==> build 37: inputs <==
## cpu_top
module cpu_top(
    input wire clk,
    input wire rst_n,
    input wire [31:0] rData,
    input wire [31:0] inst,
    output wire [31:0] pc,
    output wire [31:0] display,
    output wire [31:0] addr,
    output wire [31:0] wData,
    output wire wen,
    output wire [31:0] rdata_19
);
wire [31:0] rdata_19_out;
assign rdata_19 = rdata_19_out;
assign display = inst;
wire [31:0] npc;
wire npc_op;
wire [31:0] pc_4;
wire [2:0] sext_op;
wire [31:0] ext;
wire rf_we;
wire [31:0] regData_1;
wire [31:0] regData_2;
wire [31:0] regData_wb;
wire brun;
wire breq;
wire brlt;
wire bsel;
wire asel;
wire [31:0] alu_a;
wire [31:0] alu_b;
wire [31:0] alu_c;
wire [3:0] alu_op;
wire dram_we;
wire [31:0] dram_rd;
wire [1:0] wbsel;
assign alu_a = (Asel_EX_con==1)?rD1_EX_con:pc_EX_con;
assign alu_b = (Bsel_EX_con==1)?ext_EX_con:rD2_EX_con;
assign regData_wb = (WBsel_MEM_con==0)?pc4_MEM_con:((WBsel_MEM_con==1)?c_MEM_con:dram_rd);
  ...
export LEC_CHECK = 0
export ABC_AREA = 1
export CAP_MARGIN = 25
export CELL_PAD_IN_SITES_GLOBAL_PLACEMENT = 1
export CORE_ASPECT_RATIO = 1.51
export CORE_MARGIN = 2
export CORE_UTILIZATION = 59
export GPL_TIMING_DRIVEN = 1
export PLACE_DENSITY_LB_ADDON = 0.09
export SLEW_MARGIN = 10
create_clock -name core_clock -period 11.2 [get_ports {clk}]
run.sh (not shown) runs the stock make flow with config.mk's settings and CLKGATE_MAP_FILE=.
==> build 39: changes against build 37 <==
==> flow/config.mk (replaced) <==
export PLATFORM = sky130hd
export DESIGN_NAME = cpu_top
export DESIGN_NICKNAME = cpu_top
export VERILOG_FILES = /design/flow/design.v
export SDC_FILE = /design/flow/constraint.sdc
export NUM_CORES = 4
export LEC_CHECK = 0
export ABC_AREA = 1
export CAP_MARGIN = 20
export CORE_MARGIN = 2
export CORE_UTILIZATION = 40
export CTS_CLUSTER_DIAMETER = 27
export MAX_ROUTING_LAYER = met4
export SLEW_MARGIN = 20
==> flow/constraint.sdc (replaced) <==
create_clock -name core_clock -period 8.5 [get_ports {clk}]
set_input_delay 1.7000 -clock core_clock [delete_from_list [all_inputs] [get_ports {clk}]]
set_output_delay 1.7000 -clock core_clock [all_outputs]
set_load 0.01 [all_outputs]
==> trial 30: changes against build 37 <==
==> flow/config.mk (replaced) <==
export PLATFORM = sky130hd
export DESIGN_NAME = cpu_top
export DESIGN_NICKNAME = cpu_top
export VERILOG_FILES = /design/flow/design.v
export SDC_FILE = /design/flow/constraint.sdc
export NUM_CORES = 4
export LEC_CHECK = 0
export ABC_AREA = 0
export CAP_MARGIN = 35
export CELL_PAD_IN_SITES_DETAIL_PLACEMENT = 0
export CORE_MARGIN = 2
export CORE_UTILIZATION = 49
export HOLD_SLACK_MARGIN = 0.09
export MAX_ROUTING_LAYER = met5
export PLACE_DENSITY_LB_ADDON = 0.01
export SETUP_SLACK_MARGIN = -0.96
export SLEW_MARGIN = 20
==> flow/constraint.sdc (replaced) <==
create_clock -name core_clock -period 12.7 [get_ports {clk}]
set_input_delay 2.5400 -clock core_clock [delete_from_list [all_inputs] [get_ports {clk}]]
set_output_delay 2.5400 -clock core_clock [all_outputs]
set_load 0.01 [all_outputs]
==> build 31: changes against build 37 <==
==> flow/config.mk (replaced) <==
export PLATFORM = sky130hd
export DESIGN_NAME = cpu_top
export DESIGN_NICKNAME = cpu_top
export VERILOG_FILES = /design/flow/design.v
export SDC_FILE = /design/flow/constraint.sdc
export NUM_CORES = 4
export LEC_CHECK = 0
export ABC_AREA = 1
export CAP_MARGIN = 20
export CELL_PAD_IN_SITES_DETAIL_PLACEMENT = 1
export CORE_MARGIN = 2
export CORE_UTILIZATION = 52
export CTS_CLUSTER_DIAMETER = 353
export CTS_CLUSTER_SIZE = 43
export GPL_ROUTABILITY_DRIVEN = 0
export MAX_ROUTING_LAYER = met4
export MIN_ROUTING_LAYER = met2
export PLACE_DENSITY_LB_ADDON = 0.26
export SETUP_SLACK_MARGIN = 0.55
export SLEW_MARGIN = 25
==> flow/constraint.sdc (replaced) <==
create_clock -name core_clock -period 8.5 [get_ports {clk}]
set_input_delay 1.7000 -clock core_clock [delete_from_list [all_inputs] [get_ports {clk}]]
set_output_delay 1.7000 -clock core_clock [all_outputs]
set_load 0.01 [all_outputs]
==> run_results.csv <==
group,metric,value,unit
synth,topCombFamilyByArea,"AND-OR/OR-AND gates",
synth,ys_cells,7772,
placement,dp_hpwl,293500,µm
floorplan,die_area,0.1668,mm²
placement,dp.cells,9750,
floorplan,rows,148,
placement,globalplace.congestion,1.128,
synth,synth_cells,7772,
floorplan,die-width,408.5,µm
clocking,cts_buffers,158,
synth,postSynthAreaPerCell,10.31,µm²
run_status,status,"finished clean",
Source of the figures above: trial 30

==> run_results.csv <==
group,metric,value,unit
run_status,status,"aborted with a tool error",
floorplan,die-width,308.0,µm
run_status,lastStage,"global routing",
placement,globalplace.congestion,1.392,
floorplan,die_area,0.1426,mm²
run_status,error_line,"[ERROR GRT-0116] Global routing finished with congestion. Check the congestion regions in the DRC Viewer.",
placement,dp_hpwl,329500,µm
placement,dp.cells,12550,
Source of the figures above: build 37

==> run_results.csv <==
group,metric,value,unit
placement,dp_hpwl,382700,µm
synth,synth_cells,11030,
floorplan,die-width,457.7,µm
placement,globalplace.congestion,1.109,
placement,dp.cells,13500,
floorplan,die_area,0.2094,mm²
synth,postSynthAreaPerCell,7.466,µm²
run_status,status,"finished clean",
floorplan,rows,166,
clocking,cts_buffers,407,
Source of the figures above: build 39

==> run_results.csv <==
group,metric,value,unit
synth,synth_cells,11030,
synth,topCombFamilyByArea,"simple AND/OR/NAND/NOR gates",
clocking,cts_buffers,39,
run_status,status,"aborted with a tool error",
synth,ys_cells,11030,
run_status,lastStage,"global routing",
floorplan,rows,146,
placement,dp_hpwl,327200,µm
run_status,error_line,"[ERROR GRT-0116] Global routing finished with congestion. Check the congestion regions in the DRC Viewer.",
synth,postSynthAreaPerCell,7.466,µm²
Source of the figures above: build 31

